==> v19: inputs <==
==> flow/design.v <==
`timescale 1ns / 1ps
module debounce(pb_debounced, pb, clk);
    output pb_debounced;
    input pb;
    input clk;
    reg [3:0] DFF;
    always @(posedge clk) begin
        DFF[3:1] <= DFF[2:0];
        DFF[0] <= pb;
    end
    assign pb_debounced = (DFF == 4'b1111) ? 1'b1 : 1'b0;
endmodule
module button(clk, btn, rst_n);
    input clk;
    input btn;
    output reg rst_n;
    always @(posedge clk) begin
        rst_n <= ~btn;
    end
endmodule
module one_pulse(clk, signal, op);
    input clk;
    input signal;
    output reg op;
    reg delay;
    always @(posedge clk) begin
        if (signal == 1'b1 && delay == 1'b0)
            op <= 1'b1;
        else
            op <= 1'b0;
        delay <= signal;
    end
endmodule
`timescale 1ns / 1ps
module clock_divider(
    input clk,
    input rst_n,
    input [31:0] num,
    output reg clk_div
    );
    reg [31:0] count;
    wire enough;
    assign enough = count >= num - 32'd1;
    always @(posedge clk) begin
        if (~rst_n || !enough) begin
            clk_div <= 1'b0;
        end else begin            
            clk_div <= 1'b1;
        end
        if (~rst_n || enough) begin
            count <= 32'd0;
        end else begin            
            count <= count + 32'd1;
        end
    end
endmodule
`timescale 1ns / 1ps
module pulse_wave_gen(
    input clk,
    input rst,
    input sample_tick,
    input [15:0]wave_length,  
    input [6:0]amplitude,
    input [5:0] duty,
    output [7:0]out
    );
    wire [15:0] high_length;
    wire [15:0] low_length;
    assign high_length = (wave_length * duty) >> 6;
    assign low_length = wave_length - high_length;
    wire state_transition;
    reg state;
    reg [15:0]sample_count;
    parameter up = 1'b0;
    parameter down = 1'b1;
    always @(posedge clk) begin
        if (state_transition || ~rst) begin
            sample_count <= 16'd0;
        end else begin
            if (sample_tick) 
                sample_count <= sample_count + 16'd1;
            else
                sample_count <= sample_count;
        end
        if (~rst) begin
            state <= up;
        end else begin
            if (state_transition)
                state <= ~state;
            else
                state <= state;
        end
    end
    assign state_transition = (sample_count >= high_length && state == up) || (sample_count >= low_length && state == down);
    assign out = (state == down)? (8'd127 - amplitude) : (8'd127 + amplitude);
endmodule
`timescale 1ns / 1ps
module triangle_wave_gen(
    input clk,
    input rst,
    input sample_tick,
    input [15:0]wave_length,  
    input [6:0]amplitude,
    output [7:0]out
    );
    wire [15:0] first_half_length;
    wire [15:0] second_half_length;
    assign first_half_length = wave_length >> 1;
    assign second_half_length = wave_length - first_half_length;
    wire state_transition;
    reg state;
    reg [15:0]sample_count;
    parameter up = 1'b0;
    parameter down = 1'b1;
    always @(posedge clk) begin
        if (state_transition || ~rst) begin
            sample_count <= 16'd0;
        end else begin
            if (sample_tick) 
                sample_count <= sample_count + 16'd1;
            else
                sample_count <= sample_count;
        end
        if (~rst) begin
            state <= up;
        end else begin
            if (state_transition)
                state <= ~state;
            else
                state <= state;
        end
    end
    assign state_transition = (sample_count >= first_half_length && state == up) || (sample_count >= second_half_length && state == down);
    assign out = (state == up)? (sample_count * amplitude * 2 / first_half_length) + (8'd127 - amplitude) : ((second_half_length - sample_count)* amplitude * 2 / second_half_length) + (8'd127 - amplitude);
endmodule
`timescale 1ns / 1ps
module AD_envelope_gen(
    input clk,
    input rst,
    input sample_tick,
    input [15:0]attack_time,
    input [15:0]decay_time,
    input [6:0] amplitude,
    input note_pressed,
    output [7:0]envelope
    );
    wire note_start;
    one_pulse op1(clk, note_pressed, note_start);
    wire state_transition;
    reg [15:0] sample_count;
    reg [1:0] state;
    wire [1:0] next_state;
    parameter attack = 2'd0;
    parameter decay = 2'd1;
    parameter idle = 2'd2;
    assign state_transition = (sample_count >= attack_time && state == attack) || (sample_count >= decay_time && state == decay) || note_start;
    assign next_state = note_start ? attack : (state + 2'd1);
    always @(posedge clk) begin
        if (~rst) begin
            state <= idle;
        end else begin
            if (state_transition)
                state <= next_state;
            else
                state <= state;
        end
        if (~rst || state_transition) begin
            sample_count <= 16'd0;
        end else begin
            if (sample_tick) begin
                sample_count <= sample_count + 16'd1;
            end else begin
                sample_count <= sample_count;
            end
        end
    end
    reg [11:0] ve;
    always @(posedge clk) begin
        if (~rst) begin
            ve <= 8'd0;
        end else begin
            if (sample_tick) begin
                if (state == attack)
                    ve <= amplitude * sample_count / attack_time;
                else if (state == decay)
                    ve <= amplitude * (decay_time - sample_count) / decay_time;
                else
                    ve <= 8'd0;
            end else begin
                ve <= ve;
            end
        end
    end
    assign envelope = ve > 8'd255 ? 8'd255 : ve[7:0];
endmodule
`timescale 1ns / 1ps
module noise_gen(
    input clk,
    input rst,
    input clk_div,
    input [6:0] amplitude,
    output [7:0] out
    );
    reg [7:0] noise;
    always @(posedge clk) begin
        if (~rst) begin
            noise <= 8'd27;
        end else begin
            if (clk_div) begin
                noise[7] <= noise[6];
                noise[6] <= noise[5];
                noise[5] <= noise[4];
                noise[4] <= noise[3];
                noise[3] <= noise[2];
                noise[2] <= noise[1];
                noise[1] <= noise[0];
                noise[0] <= noise[3] ^ noise[7];
            end else begin
                noise <= noise;
            end
        end
    end
    assign out = ((noise * amplitude) / 16'd127) + 8'd127 - amplitude;
endmodule
`timescale 1ns / 1ps
module mixer(
    input clk,
    input rst,
    input sample_tick,
    input [7:0] in0,
    input [7:0] in1,
    input [7:0] in2,
    input [7:0] in3,
    output reg [7:0] out
    );
    reg [9:0] mixed_value;
    wire [7:0] next_value;
    wire [9:0] sum;
    assign sum = ((in0 + in1) + (in2 + in3));
    always @(posedge clk) begin
        if (~rst) begin
            mixed_value <= 10'd0;
            out <= 8'd127;
        end else begin
            mixed_value <= (sum > 10'd381)? sum - 10'd381 : 10'd0;
            out <= sample_tick ? next_value : out;
        end
    end
    assign next_value = (mixed_value > 10'd255)? 8'd255 : mixed_value[7:0];    
endmodule
`timescale 1ns / 1ps
module PWM_gen (
    input clk,
    input rst,
    input [7:0] duty,
    output reg PWM
);
reg [7:0] count;
always @(posedge clk) begin
    if (~rst) begin
        count <= 8'd0;
        PWM <= 1'b0;
    end else begin
        count <= count + 8'd1;
        if(count < duty)
            PWM <= 1'b1;
        else
            PWM <= 1'b0;
    end
end
endmodule
`timescale 1ns / 1ps
module synth_top(
    input clk,
    input rst,
    input btnL,
    input [15:0] sw,
    output [3:0] led,
	output pmod_1,	 
	output pmod_2,	 
	output pmod_4	 
    );
    wire trigger_noise;
    debounce dn(trigger_noise, btnL, clk);
    assign led = sw[3:0];
    assign pmod_2 = 1'd1;	 
    assign pmod_4 = 1'd1;	 
    wire sample_tick;
    wire noise_tick;
    wire rst_n;
    button br(clk, rst, rst_n);
    clock_divider cd(
        clk,
        rst_n,
        16'd1024,
        sample_tick
    );
    clock_divider cdn(
        clk,
        rst_n,
        {16'd0, 16'b1110_1110_0110_0001},
        noise_tick
    );
    wire wnotecd, wnotecd2;
    clock_divider cdnote(
        clk,
        rst_n,
        32'd250_000,
        wnotecd
    );
    clock_divider cdnote2(
        clk,
        rst_n,
        32'd125_000,
        wnotecd2
    );
    reg [15:0] pulse1_wave_len;
    reg [15:0] pulse2_wave_len;
    reg [15:0] tri_wave_len;
    parameter [0:31] score_amp1 = 32'b1111_1111_1111_1111_0000_0000_0000_0000;
    parameter [0:31] score_amp2 = 32'b1000_0010_1000_0000_0000_0000_0000_0000;
    reg [4:0] score_ptr;
    always @(posedge clk) begin
        if (score_ptr == 5'd0) begin
            pulse2_wave_len <= 16'd148;
        end else begin
            pulse2_wave_len <= 16'd187;
        end
        if (~rst_n) begin
            tri_wave_len <= 16'd1493;
        end else begin
            if (wnotecd) begin
                if (tri_wave_len == 16'd747) begin
                    tri_wave_len <= 16'd1493;
                end else begin
                    tri_wave_len <= 16'd747;
                end
            end else begin
                tri_wave_len <= tri_wave_len;
            end
        end
        if (~rst_n) begin
            pulse1_wave_len <= 16'd373;
        end else begin
            if (wnotecd2) begin
                if (pulse1_wave_len == 16'd373) begin
                    pulse1_wave_len <= 16'd333;
                end else if (pulse1_wave_len == 16'd333) begin
                    pulse1_wave_len <= 16'd296;
                end else if (pulse1_wave_len == 16'd296) begin
                    pulse1_wave_len <= 16'd249;
                end else begin
                    pulse1_wave_len <= 16'd373;
                end
            end else begin
                pulse1_wave_len <= pulse1_wave_len;
            end
        end
        if (~rst_n) begin
            score_ptr <= 5'd0;
        end else begin
            if (wnotecd2) begin
                score_ptr <= score_ptr + 5'd1;
            end else begin
                score_ptr <= score_ptr;
            end
        end
    end
    wire [7:0] pulse1_out;
    wire [7:0] pulse2_out;
    wire [7:0] triangle_out;
    wire [7:0] noise_out;
    wire [7:0] mixer_out;
    pulse_wave_gen pwg1(
        .clk(clk),
        .rst(rst_n),
        .sample_tick(sample_tick),
        .wave_length(pulse1_wave_len),  
        .amplitude(7'd7 * score_amp1[score_ptr]),
        .duty(31),
        .out(pulse1_out)
    );
    pulse_wave_gen pwg2(
        .clk(clk),
        .rst(rst_n),
        .sample_tick(sample_tick),
        .wave_length(pulse2_wave_len),  
        .amplitude(7'd15 * score_amp2[score_ptr]),
        .duty(8),
        .out(pulse2_out)
    );
    triangle_wave_gen twg(
        .clk(clk),
        .rst(rst_n),
        .sample_tick(sample_tick),
        .wave_length(tri_wave_len),  
        .amplitude(127),
        .out(triangle_out)
    );
    wire [7:0] noise_envelope;
    AD_envelope_gen noise_ad(
    .clk(clk),
    .rst(rst_n),
    .sample_tick(sample_tick),
    .attack_time(200),
    .decay_time(5000),
    .amplitude(127),
    .note_pressed(trigger_noise),
    .envelope(noise_envelope)
    );
    noise_gen ng(
        .clk(clk),
        .rst(rst_n),
        .clk_div(noise_tick),
        .amplitude(noise_envelope),
        .out(noise_out)
    );
    reg [7:0] pulse1;
    reg [7:0] pulse2;
    reg [7:0] triangle;
    reg [7:0] noise;
    always @(posedge clk) begin
        if (sw[3])
            pulse1 <= pulse1_out;
        else
            pulse1 <= 8'd127;
        if (sw[2])
            pulse2 <= pulse2_out;
        else
            pulse2 <= 8'd127;
        if (sw[1])
            triangle <= triangle_out;
        else
            triangle <= 8'd127;
        if (sw[0])
            noise <= noise_out;
        else
            noise <= 8'd127;
    end
    mixer mx(
        .clk(clk),
        .rst(rst_n),
        .sample_tick(sample_tick),
        .in0(pulse1),
        .in1(pulse2),
        .in2(triangle),
        .in3(noise),
        .out(mixer_out)
    );
    PWM_gen audio_out(
        .clk(clk),
        .rst(rst_n),
        .duty(mixer_out),
        .PWM(pmod_1)
    );
endmodule
==> flow/run.sh <==
#!/bin/bash
# the make line also repeats each setting of config.mk as NAME=value (left out here)
make -C /OpenROAD-flow-scripts/flow DESIGN_CONFIG=/design/flow/config.mk WORK_HOME=/design/flow/orfs CLKGATE_MAP_FILE= finish
==> flow/config.mk <==
export PLATFORM = sky130hd
export DESIGN_NAME = synth_top
export DESIGN_NICKNAME = synth_top
export VERILOG_FILES = /design/flow/design.v
export SDC_FILE = /design/flow/constraint.sdc
export NUM_CORES = 4
export LEC_CHECK = 0
export CAP_MARGIN = 20
export CORE_ASPECT_RATIO = 0.89
export CORE_MARGIN = 10
export CORE_UTILIZATION = 36
export SLEW_MARGIN = 5
==> flow/constraint.sdc <==
create_clock -name core_clock -period 100.0 [get_ports {clk}]
set_input_delay 20.0000 -clock core_clock [delete_from_list [all_inputs] [get_ports {clk}]]
set_output_delay 20.0000 -clock core_clock [all_outputs]
set_load 0.01 [all_outputs]
==> v5: changes against v19 <==
ABC_AREA = 1   (was not set)
CELL_PAD_IN_SITES_DETAIL_PLACEMENT = 2   (was not set)
CELL_PAD_IN_SITES_GLOBAL_PLACEMENT = 0   (was not set)
CORE_ASPECT_RATIO = 0.78   (was 0.89)
CORE_UTILIZATION = 45   (was 36)
CTS_CLUSTER_DIAMETER = 292   (was not set)
GPL_TIMING_DRIVEN = 0   (was not set)
MAX_ROUTING_LAYER = met4   (was not set)
MIN_ROUTING_LAYER = met1   (was not set)
PLACE_DENSITY = 0.37   (was not set)
SETUP_SLACK_MARGIN = -2.0   (was not set)
SLEW_MARGIN = 20   (was 5)
TNS_END_PERCENT = 15   (was not set)
==> v29: changes against v19 <==
CORE_ASPECT_RATIO = not set   (was 0.89)
CORE_MARGIN = 2   (was 10)
CORE_UTILIZATION = 70   (was 36)
SLEW_MARGIN = 20   (was 5)
==> flow/constraint.sdc (replaced) <==
create_clock -name core_clock -period 95.5 [get_ports {clk}]
set_input_delay 19.1000 -clock core_clock [delete_from_list [all_inputs] [get_ports {clk}]]
set_output_delay 19.1000 -clock core_clock [all_outputs]
set_load 0.01 [all_outputs]
==> notes <==
v29 completed with no timing, DRC or antenna violations. v19 finished clean. v5 aborted during detailed placement (3_5_place_dp). In v29 the clock skew is lower than in v19, by 0.0083 ns. Of v29 and v19, v29 has the higher total power (gap 3.2%, measured against v19). In v19 the global-route usage is lower than in v29, by 18 points. Die area: v19 is larger than v29 (110%). Of v29 and v19, v29 has the higher sequential share of layout area (gap 0.22 points).
Power and IR drop assume default switching activity.
